== wip/maple ==
==> flow/design.v (excerpt) <==
module fpgaminer_top (clk, rst, midstate, data, mask, golden_nonce, golden_valid);
   parameter LOOP_LOG2 = 5;
   localparam [5:0] LOOP = (6'd1 << LOOP_LOG2);
   localparam [31:0] GOLDEN_NONCE_OFFSET = (32'd1 << (7 - LOOP_LOG2)) + 32'd1;
   input clk;
   input rst;
   input [255:0] midstate;
   input [95:0]  data;
   input [31:0]  mask;
   output reg [31:0] golden_nonce;
   output reg 	     golden_valid;
   reg [255:0] state;
   reg [511:0] data_r;
   reg [31:0]  nonce;
   wire        hash_clk = clk;
   wire [255:0] hash, hash2;
   reg [5:0] 	cnt;
   reg 		feedback;
   sha256_transform #(.LOOP(LOOP)) uut (
					.clk(hash_clk),
					.feedback(feedback),
					.cnt(cnt),
					.rx_state(state),
					.rx_input(data_r),
					.tx_hash(hash)
					);
   sha256_transform #(.LOOP(LOOP)) uut2 (
					 .clk(hash_clk),
					 .feedback(feedback),
					 .cnt(cnt),
					 .rx_state(256'h5be0cd191f83d9ab9b05688c510e527fa54ff53a3c6ef372bb67ae856a09e667),
					 .rx_input({256'h0000010000000000000000000000000000000000000000000000000080000000, hash}),
					 .tx_hash(hash2)
					 );
   reg [255:0] 	midstate_buf, data_buf;
   reg [31:0] 	mask_buf;
   reg 		is_golden_ticket;
   reg 		feedback_d1;
   reg [2:0] 	primed;
   wire [5:0] 	cnt_next;
   wire [31:0] 	nonce_next;
   wire 	feedback_next;
   wire 	reset = rst;
   assign cnt_next =  reset ? 6'd0 : (LOOP == 1) ? 6'd0 : (cnt + 6'd1) & (LOOP-1);
   assign feedback_next = (LOOP == 1) ? 1'b0 : (cnt_next != {(LOOP_LOG2){1'b0}});
   assign nonce_next =
		      reset ? 32'd0 :
		      feedback_next ? nonce : (nonce + 32'd1);
   always @ (posedge hash_clk)
     begin
	midstate_buf <= midstate;
	data_buf <= {160'd0, data};
	mask_buf <= mask;
	cnt <= cnt_next;
	feedback <= feedback_next;
	feedback_d1 <= feedback;
	state <= midstate_buf;
	data_r <= {384'h000002800000000000000000000000000000000000000000000000000000000000000000000000000000000080000000, nonce_next, data_buf[95:0]};
	nonce <= nonce_next;
	if (reset)
	  primed <= 3'd0;
	else if (!feedback_d1 && primed != 3'd6)
	  primed <= primed + 3'd1;
	is_golden_ticket <= ((hash2[255:224] & mask_buf) == 32'h00000000) && !feedback_d1 && (primed == 3'd6) && !reset;
	if(is_golden_ticket)
	  begin
	     if (LOOP == 1)
	       golden_nonce <= nonce - 32'd131;
	     else if (LOOP == 2)
  ...
For scale: roughly 23000 cells after synthesis, about 4200 flip-flops, roughly 190000 µm² of cells after synthesis.
make LEC_CHECK=0 ABC_AREA=1 CAP_MARGIN=20 CORE_ASPECT_RATIO=0.99 CORE_MARGIN=2 CORE_UTILIZATION=72 CTS_CLUSTER_DIAMETER=366 CTS_CLUSTER_SIZE=13 MIN_ROUTING_LAYER=met1 PLACE_DENSITY=0.78 SETUP_SLACK_MARGIN=1.47 SLEW_MARGIN=25 finish   # period 10.8 ns
run.sh (not shown) runs the stock make flow with config.mk's settings and CLKGATE_MAP_FILE=.
wip/maple did not finish: a tool error stopped it during global routing.
The following lists how wip/indigo was set up differently from wip/maple:
Settings: a deleted CTS_CLUSTER_SIZE that had been 13; a change of SLEW_MARGIN from 25 to 20; a deleted CTS_CLUSTER_DIAMETER that had been 366; a deleted ABC_AREA that had been 1; a deleted MIN_ROUTING_LAYER that had been met1; a deleted SETUP_SLACK_MARGIN that had been 1.47; a deleted PLACE_DENSITY that had been 0.78; a change of CORE_UTILIZATION from 72 to 56; a deleted CORE_ASPECT_RATIO that had been 0.99; a change of the clock period (ns, I/O delays scaled along) from 10.8 to 6.06.
## What came out
Looking at post-cts sizing count, wip/indigo sits 577 above wip/maple. wip/indigo ended with more area fraction in mux cells than wip/maple. From wip/maple to wip/indigo the numbers moved as follows: number of cells in the design after placement now smaller; detailed placer's ending HPWL went down 10%; area of the mapped netlist went down by 5400 µm². The lower post-synthesis compound-gate area fraction of wip/indigo and wip/maple is in wip/indigo. wip/indigo: post-synthesis cell type count higher than wip/maple. Nothing crashed in wip/indigo and all stages finished; the problem is that the final layout failed, the offending checks being setup timing. Re chip area in the Yosys report: wip/indigo and wip/maple aren't equal, and the higher value belongs to wip/maple.
## Diff of input files: wip/willow against wip/indigo
Settings: CTS_CLUSTER_DIAMETER newly set to 333; CORE_ASPECT_RATIO newly set to 0.7; TNS_END_PERCENT newly set to 5; CTS_CLUSTER_SIZE newly set to 10; PLACE_DENSITY newly set to 0.36; ABC_AREA newly set to 1; SETUP_SLACK_MARGIN newly set to 1.66; CORE_UTILIZATION changed from 56 to 72; the clock period (ns, I/O delays scaled along) changed from 6.06 to 5.53.
- The flow ran to completion for all of wip/indigo and wip/willow but wip/willow, which stopped partway.
- wip/indigo ran in full, but the layout does not pass; the checks complain about setup timing.
- wip/willow against wip/indigo: post-synthesis share of cell area spent on and, or, nand and nor gates increased by 9.3 points relative to the old numbers, number of standard-cell rows in the floorplan down 54, die boundary height -about 25%, post-synthesis area per instance went down by 25%, number of buffers inserted to repair setup after CTS fell 76.
- [compare] base=wip/indigo new=wip/willow: total cell area reported by yosys after synthesis rose 2.9%, total die size saw a decrease.
Edits applied to the flow inputs when going from wip/willow to wip/yarrow:
Settings: CTS_CLUSTER_DIAMETER no longer set, was 333; ABC_AREA no longer set, was 1; TNS_END_PERCENT no longer set, was 5; SETUP_SLACK_MARGIN no longer set, was 1.66; CORE_ASPECT_RATIO no longer set, was 0.7; CTS_CLUSTER_SIZE no longer set, was 10; PLACE_DENSITY now 0.6, was 0.36; CORE_UTILIZATION now 45, was 72; the clock period (ns, I/O delays scaled along) now 12.0, was 5.53.
Findings:
wip/yarrow finished every step from synthesis to the final layout, and the layout passed the timing, design-rule and antenna checks.
wip/willow: aborted in global routing (tool error)
Going from wip/willow to wip/yarrow, synthesized cell count fell 6289, count of placed standard cells including taps dropped 7555, post-synth design cell area fell by about 2.8%, post-synthesis share of cell area spent on xor and xnor gates rose 0.72 points, portion of the post-synthesis area used by sequential elements went up by 1.3 points.
Area fraction in compound gates ended up 2.1 points lower on wip/yarrow than on wip/willow.
wip/willow vs wip/yarrow, main logic family after synthesis: simple AND/OR/NAND/NOR gates vs multiplexers
The run showing the smaller post-detailed-placement half-perimeter wirelength is wip/yarrow.
What wip/nickel does differently from wip/yarrow at the input level:
Settings: CTS_CLUSTER_DIAMETER: unset -> 297; SETUP_SLACK_MARGIN: unset -> 0.4; CORE_UTILIZATION: 45 -> 72; the clock period (ns, I/O delays scaled along): 12.0 -> 5.7.
--- outcome ---
- Compared with wip/yarrow, height of the die in wip/nickel decreased by more than 10%.
- On placed instance count, the lower figure sits with wip/yarrow, not wip/nickel.
- wip/nickel did not finish; the tool stopped in global routing with error GRT-0116.
- wip/yarrow ended with every stage complete and zero timing, DRC or antenna violations.
- wip/yarrow → wip/nickel: standard-cell row count went down 50; floorplan die area went down 37%.
- wip/nickel vs wip/yarrow — total setup buffers inserted after CTS rose 117.
- The pre-CTS setup slack reported for wip/nickel is smaller than that of wip/yarrow by 4.76 ns.
- As far as cell area after synthesis goes, wip/nickel and wip/yarrow are indistinguishable; the numbers are identical.
- Total cell area reported by yosys after synthesis delta (wip/nickel -> wip/yarrow): insignificant
- In the metrics for wip/nickel and wip/yarrow, the one carrying the higher post-CTS resize count is wip/nickel.
- Delta(instance area after placement, wip/nickel - wip/yarrow) > 0
- Higher width of the die among wip/nickel and wip/yarrow: wip/yarrow


== job 2898 ==
fpgaminer_top again, from the RTL that the note above started with.
==> flow/config.mk <==
export PLATFORM = sky130hd
export DESIGN_NAME = fpgaminer_top
export DESIGN_NICKNAME = fpgaminer_top
export VERILOG_FILES = /design/flow/design.v
export SDC_FILE = /design/flow/constraint.sdc
export NUM_CORES = 4
export LEC_CHECK = 0
export CAP_MARGIN = 20
export CORE_MARGIN = 2
export CORE_UTILIZATION = 71
export CTS_CLUSTER_SIZE = 68
export SETUP_SLACK_MARGIN = 2.03
export SLEW_MARGIN = 20
==> flow/constraint.sdc <==
create_clock -name core_clock -period 7.03 [get_ports {clk}]
set_input_delay 1.4060 -clock core_clock [delete_from_list [all_inputs] [get_ports {clk}]]
set_output_delay 1.4060 -clock core_clock [all_outputs]
set_load 0.01 [all_outputs]
Job 2898: it failed during 5_1_grt, and the tool reported GRT-0232.
For job 237, these inputs were changed with respect to job 2898:
-- flow/config.mk --
<<< job 2898, line 7
export LEC_CHECK = 0
export CAP_MARGIN = 20
export CORE_MARGIN = 2
export CORE_UTILIZATION = 71
export CTS_CLUSTER_SIZE = 68
export SETUP_SLACK_MARGIN = 2.03
export SLEW_MARGIN = 20
>>> job 237, line 7
export LEC_CHECK = 0
export ABC_AREA = 1
export CAP_MARGIN = 20
export CORE_ASPECT_RATIO = 0.99
export CORE_MARGIN = 2
export CORE_UTILIZATION = 72
export CTS_CLUSTER_DIAMETER = 38
export CTS_CLUSTER_SIZE = 13
export MIN_ROUTING_LAYER = met1
export PLACE_DENSITY = 0.78
export SETUP_SLACK_MARGIN = 1.64
export SLEW_MARGIN = 20
==> flow/constraint.sdc <==
create_clock -name core_clock -period 10.8 [get_ports {clk}]
set_input_delay 2.1600 -clock core_clock [delete_from_list [all_inputs] [get_ports {clk}]]
set_output_delay 2.1600 -clock core_clock [all_outputs]
set_load 0.01 [all_outputs]
==> comparison <==
The flow ended early for job 237: it failed with a tool error in 5_1_grt. Taking job 2898 as the reference, in job 237 area after synthesis grew by about 3%, post-CTS repair timing setup buffer count shrank by 137, estimated wirelength of the detail-placed design grew by 15%, count of distinct cell types in the synthesized netlist shrank by about 30%, adder-cell area share of the yosys netlist shrank by 0.42 points. Job 237 vs. job 2898: average footprint of a synthesized cell shows a reduction of about 25%, synthesized cell count shows an increase of 37%, synthesized-area fraction occupied by and/or/nand/nor cells shows an increase of 9.3 points, core footprint shows an increase of 1.2%, cell count after placement shows an increase of 3787. The post-placement setup slack of job 237 was superior to that of job 2898.
#### Input delta (job 5614 over job 237)
==> flow/config.mk <==
export PLATFORM = sky130hd
export DESIGN_NAME = fpgaminer_top
export DESIGN_NICKNAME = fpgaminer_top
export VERILOG_FILES = /design/flow/design.v
export SDC_FILE = /design/flow/constraint.sdc
export NUM_CORES = 4
export LEC_CHECK = 0
export CAP_MARGIN = 20
export CORE_MARGIN = 2
export CORE_UTILIZATION = 45
export PLACE_DENSITY = 0.6
export SLEW_MARGIN = 20
==> flow/constraint.sdc <==
create_clock -name core_clock -period 10.9 [get_ports {clk}]
set_input_delay 2.1800 -clock core_clock [delete_from_list [all_inputs] [get_ports {clk}]]
set_output_delay 2.1800 -clock core_clock [all_outputs]
set_load 0.01 [all_outputs]
### Flow results
The final layout from job 5614, which completed every stage, passed the timing, design-rule and antenna checks at the end of the flow. On synthesized cell count, the higher figure sits with job 237, not job 5614. Against job 237, job 5614 reports a cell total after placement that is lower. In the flow results for job 5614 and job 237, the weighted congestion reported at the end of routability-driven placement is larger on job 237. Net count entering floorplan for job 5614 is lower than for job 237. Compared with job 237, job 5614 shows a floorplan row count that is 26% higher.
The inputs of job 1730 differ from those of job 5614 as listed below.
-- flow/config.mk --
<<< job 5614, line 7
export LEC_CHECK = 0
export CAP_MARGIN = 20
export CORE_MARGIN = 2
export CORE_UTILIZATION = 45
export PLACE_DENSITY = 0.6
export SLEW_MARGIN = 20
>>> job 1730, line 7
export LEC_CHECK = 0
export ABC_AREA = 1
export CAP_MARGIN = 20
export CORE_ASPECT_RATIO = 0.7
export CORE_MARGIN = 2
export CORE_UTILIZATION = 72
export CTS_CLUSTER_DIAMETER = 297
export CTS_CLUSTER_SIZE = 10
export PLACE_DENSITY = 0.6
export SETUP_SLACK_MARGIN = 1.66
export SLEW_MARGIN = 20
export TNS_END_PERCENT = 5
==> flow/constraint.sdc <==
create_clock -name core_clock -period 5.53 [get_ports {clk}]
set_input_delay 1.1060 -clock core_clock [delete_from_list [all_inputs] [get_ports {clk}]]
set_output_delay 1.1060 -clock core_clock [all_outputs]
set_load 0.01 [all_outputs]
Results
Job 1730 is listed as incomplete: the tool reported an error in 5_1_grt and the run ended there. Between job 5614 and job 1730, total placed instance area increased. Taking job 1730 over job 5614, the cell count after placement ratio works out to 1.3. Job 1730 vs. job 5614: area fraction in and, or, nand and nor cells went up by 9.3 points. Job 1730 ended up with a lower width of the chip than job 5614 did. Higher chip area line of the yosys report was reported by job 1730, not job 5614. Comparing job 1730 against job 5614, there is no change at all in count of flip-flops with a built-in enable after synthesis. Per the comparison of job 1730 with job 5614, synthesized area went up by about 3%, average size of a mapped cell went down by 25%.
Modified inputs, job 6394 compared to job 1730
==> flow/config.mk <==
export PLATFORM = sky130hd
export DESIGN_NAME = fpgaminer_top
export DESIGN_NICKNAME = fpgaminer_top
export VERILOG_FILES = /design/flow/design.v
export SDC_FILE = /design/flow/constraint.sdc
export NUM_CORES = 4
export LEC_CHECK = 0
export ABC_AREA = 0
export CAP_MARGIN = 20
export CORE_ASPECT_RATIO = 0.99
export CORE_MARGIN = 2
export CORE_UTILIZATION = 58
export MAX_ROUTING_LAYER = met4
export MIN_ROUTING_LAYER = met1
export PLACE_DENSITY = 0.61
export SLEW_MARGIN = 40
==> flow/constraint.sdc <==
create_clock -name core_clock -period 9.97 [get_ports {clk}]
set_input_delay 1.9940 -clock core_clock [delete_from_list [all_inputs] [get_ports {clk}]]
set_output_delay 1.9940 -clock core_clock [all_outputs]
set_load 0.01 [all_outputs]
[summary]
In summary, job 6394 completed successfully, with a layout that passed the timing, design-rule and antenna checks. Diff job 1730 -> job 6394 | number of placement rows | up by more than a quarter. Synthesized area came out lower on job 6394 than on job 1730. Placer's final routability congestion estimate, job 1730 and job 6394: lower on job 6394. For the worst slack at placement, job 6394 came in 2.54 ns higher than job 1730 did. As of job 6394, number of instances in the placed design had fallen by more than a quarter compared to job 1730. In job 6394 relative to job 1730, number of cell instances after yosys synthesis had gone down by more than a quarter. In the flow results for job 1730 and job 6394, the instance count of the mapped netlist is larger on job 1730. In job 6394 relative to job 1730, synthesis area per yosys had gone down by a few percent. Against job 1730, job 6394 comes in 44 lower on number of buffers inserted during clock tree synthesis.


red:
fpgaminer_top again, from the RTL that the note above started with.
## fpgaminer_top
module fpgaminer_top (clk, rst, midstate, data, mask, golden_nonce, golden_valid);
make LEC_CHECK=0 ABC_AREA=1 CAP_MARGIN=20 CORE_ASPECT_RATIO=0.99 CORE_MARGIN=2 CORE_UTILIZATION=72 CTS_CLUSTER_DIAMETER=366 CTS_CLUSTER_SIZE=13 MIN_ROUTING_LAYER=met1 PLACE_DENSITY=0.78 SETUP_SLACK_MARGIN=1.13 SLEW_MARGIN=25 finish   # period 10.8 ns
Stage in which a tool error killed red: 5_1_grt.
### red -> blue
Settings: SLEW_MARGIN now 20, was 25; MIN_ROUTING_LAYER no longer set, was met1; CTS_CLUSTER_SIZE no longer set, was 13; CORE_UTILIZATION now 27, was 72; SETUP_SLACK_MARGIN no longer set, was 1.13; PLACE_DENSITY now 0.6, was 0.78; CORE_ASPECT_RATIO no longer set, was 0.99; CTS_CLUSTER_DIAMETER no longer set, was 366; ABC_AREA no longer set, was 1; the clock period (ns, I/O delays scaled along) now 10.9, was 10.8.
--- outcome ---
blue was carried through to the last stage, and its layout satisfied the timing, design-rule and antenna checks.
Die outline width ends up higher on blue.
The final reports for blue and red show floorplan die area higher in the former.
red has lower total number of placement rows than blue.
On area fraction in xor and xnor cells, the lower figure sits with red, not blue.
Post-synthesis cell area in blue is 2.8% lower than in red
Measured against each other, red and blue differ in number of buffers inserted during clock tree synthesis, the higher figure coming from blue.
Post-synthesis instance total was higher in red than in blue.
Going from red to blue, die span in y grew by more than half.
The run showing the smaller Yosys chip area is blue.
The setup slack after placement of blue falls short of that of red by 510 ps.
[inputs] green vs blue
Settings: swapping 27 for 57 in CORE_UTILIZATION; clearing PLACE_DENSITY, which used to be 0.6; swapping 10.9 for 6.06 in the clock period (ns, I/O delays scaled along).
==> comparison <==
green finished all stages; however, its layout fails the closing checks, the failures being setup timing. From blue to green the numbers moved as follows: first-pass GRT wire length now smaller; core area now smaller; time the final worst path needs with I/O delays and setup now smaller; post-CTS setup buffer count now larger. Critical path depth (green over blue): increase, 3. Between green and blue, the core utilization at floorplan is higher for green. Max freq blue -> green: improved.
Setup changes, green to orange
Settings: CELL_PAD_IN_SITES_GLOBAL_PLACEMENT newly set to 1; CTS_CLUSTER_DIAMETER newly set to 213; CORE_ASPECT_RATIO newly set to 0.55; CORE_UTILIZATION changed from 57 to 65; MIN_ROUTING_LAYER newly set to met2; TNS_END_PERCENT newly set to 75; PLACE_DENSITY newly set to 0.59; MAX_ROUTING_LAYER newly set to met5; the clock period (ns, I/O delays scaled along) changed from 6.06 to 18.8.
==> comparison <==
Not one of green and orange finished clean.
green finished every stage; the final checks, however, were not passed, the failures being setup timing.
Stage in which a tool error killed orange: 5_1_grt.
orange vs green, buffer count from post-CTS setup fixing went down by 79.
Height of the die for orange is lower than for green.
Going from green to orange, the die area was shrunk.
Relative to green, TritonCTS buffer count has gone down in orange.
When orange is set beside green, its number of placement rows turns out to be about 30% smaller.
